==> inputs of run X <==
==> flow/design.v (excerpt) <==
module DSP(A,B,C,D,CARRYIN,M,P,CARRYOUT,CARRYOUTF,CLK,OPMODE,
CEA,CEB,CEC,CED,CECARRYIN,CEM,CEP,CEOPMODE,
RSTA,RSTB,RSTC,RSTD,RSTCARRYIN,RSTM,RSTP,RSTOPMODE,
BCOUT,PCIN,PCOUT);
clock: 8.0 ns
lec_check: 0
abc_area: 1
cap_margin: 20
cell_pad_in_sites_detail_placement: 2
cell_pad_in_sites_global_placement: 2
core_margin: 9
core_utilization: 22
cts_cluster_diameter: 371
cts_cluster_size: 48
gpl_timing_driven: 0
hold_slack_margin: 0.27
min_routing_layer: met2
place_density: 0.47
slew_margin: 20
tns_end_percent: 60
run.sh (not shown) runs the stock make flow with config.mk's settings and CLKGATE_MAP_FILE=.
==> run E (differences from run X) <==
Settings changed: ABC_AREA 1 to unset, CAP_MARGIN 20 to 5, CELL_PAD_IN_SITES_DETAIL_PLACEMENT 2 to unset, CELL_PAD_IN_SITES_GLOBAL_PLACEMENT 2 to unset, CORE_MARGIN 9 to 2, CORE_UTILIZATION 22 to 72, CTS_CLUSTER_DIAMETER 371 to 53, CTS_CLUSTER_SIZE 48 to 15, GPL_TIMING_DRIVEN 0 to unset, HOLD_SLACK_MARGIN 0.27 to unset, MIN_ROUTING_LAYER met2 to unset, PLACE_DENSITY 0.47 to unset, SETUP_SLACK_MARGIN set to 1.88, TNS_END_PERCENT 60 to unset.
==> flow/constraint.sdc (replaced) <==
create_clock -name core_clock -period 6.48 [get_ports {CLK}]
set_input_delay 1.2960 -clock core_clock [delete_from_list [all_inputs] [get_ports {CLK}]]
set_output_delay 1.2960 -clock core_clock [all_outputs]
set_load 0.01 [all_outputs]
==> qor summary <==
Synth Cell Area: run E 27600 sq um; run X 30800 sq um
Top-area cell type share of the netlist area: run E 0.189; run X 0.179
Number of buffers inserted by port buffering: run E 326; run X 316
Post-synthesis share of cell area spent on xor and xnor gates: run E 0.0400; run X 0.0156
Most area-hungry cell type in the Yosys netlist: run E sky130_fd_sc_hd__fa_1; run X sky130_fd_sc_hd__nand2_1
Die area: run E 39900 sq um; run X 154000 sq um
Horizontal extent of the die: run E 200 um; run X 392 um
Post-cts resize count: run E 308; run X 0
Final RePlAce weighted congestion: run E 1.00; run X 1.04
# rows: run E 71; run X 136
Buffers inserted by post-CTS timing repair: run E 115; run X 0
Placed insts: run E 4037; run X 7151
Area fraction in mux cells: run E 0.0840; run X 0
Yosys top cell by instances: run E sky130_fd_sc_hd__inv_1; run X sky130_fd_sc_hd__nand2_1
Avg Cell Area, Syn: run E 8.18 sq um; run X 6.20 sq um
Yosys simple share: run E 0.165; run X 0.269
Chip area estimate from yosys synthesis: run E 27600 sq um; run X 30800 sq um
Status: run E aborted with a tool error; run X no timing/DRC/antenna violations
Failing step: run E 5_1_grt; run X -
Post-detailed-placement cell area: run E 31200 sq um; run X 36300 sq um
Vert. Die Dim: run E 200 um; run X 392 um
Number of unique standard cell types used by synthesis: run E 80; run X 45

========
==> trial 42 <==
Starting RTL as in the previous note.
make LEC_CHECK=0 ABC_AREA=0 CAP_MARGIN=20 CORE_MARGIN=2 CORE_UTILIZATION=66 CTS_CLUSTER_DIAMETER=238 CTS_CLUSTER_SIZE=98 PLACE_DENSITY=0.37 SLEW_MARGIN=20 finish   # period 4.66 ns
==> trial 33 (differences from trial 42) <==
Settings changed: ABC_AREA 0 to unset, CORE_UTILIZATION 66 to 67, CTS_CLUSTER_DIAMETER 238 to unset, CTS_CLUSTER_SIZE 98 to 90, PLACE_DENSITY 0.37 to unset, SETUP_SLACK_MARGIN set to 0.04.
==> flow/constraint.sdc (replaced) <==
create_clock -name core_clock -period 5.82 [get_ports {CLK}]
set_input_delay 1.1640 -clock core_clock [delete_from_list [all_inputs] [get_ports {CLK}]]
set_output_delay 1.1640 -clock core_clock [all_outputs]
set_load 0.01 [all_outputs]
==> results <==
| item | trial 33 | trial 42 |
|---|---|---|
| Global placer's final weighted congestion | 1.03 | 1.03 |
| Setup repair bufs after CTS | 32 | 39 |
| Total placed cells including tap cells | 4,141 | 4,368 |
| Post-place setup slack | -0.460 ns | -1.57 ns |
| Area fraction of the dominant cell type after synthesis | 0.189 | 0.189 |
| HPWL after detailed placement | 70,700 um | 78,400 um |
| I/O Buffers | 326 | 326 |
| Horizontal extent of the die | 207 um | 208 um |
| Number of top-level pins | 328 | 328 |
| Result of the run | failed layout checks | aborted with a tool error |
| Last stage reached | - | global routing |
| Violated checks | negative setup slack | - |
| Clock H-tree levels | 4 | 4 |
| Post-cts gate resize count | 98 | 137 |
| Total core area | 40,700 um2 | 41,000 um2 |
| Core Util at FP | 0.677 | 0.673 |
| Height of the die | 207 um | 208 um |
| Basic-gate share of the synthesized area counting and, or, nand and nor cells | 0.165 | 0.165 |
| Synthesized registers | 196 | 196 |
| Die Footprint | 42,800 um2 | 43,500 um2 |
| Placement-stage cell area | 31,700 um2 | 33,600 um2 |
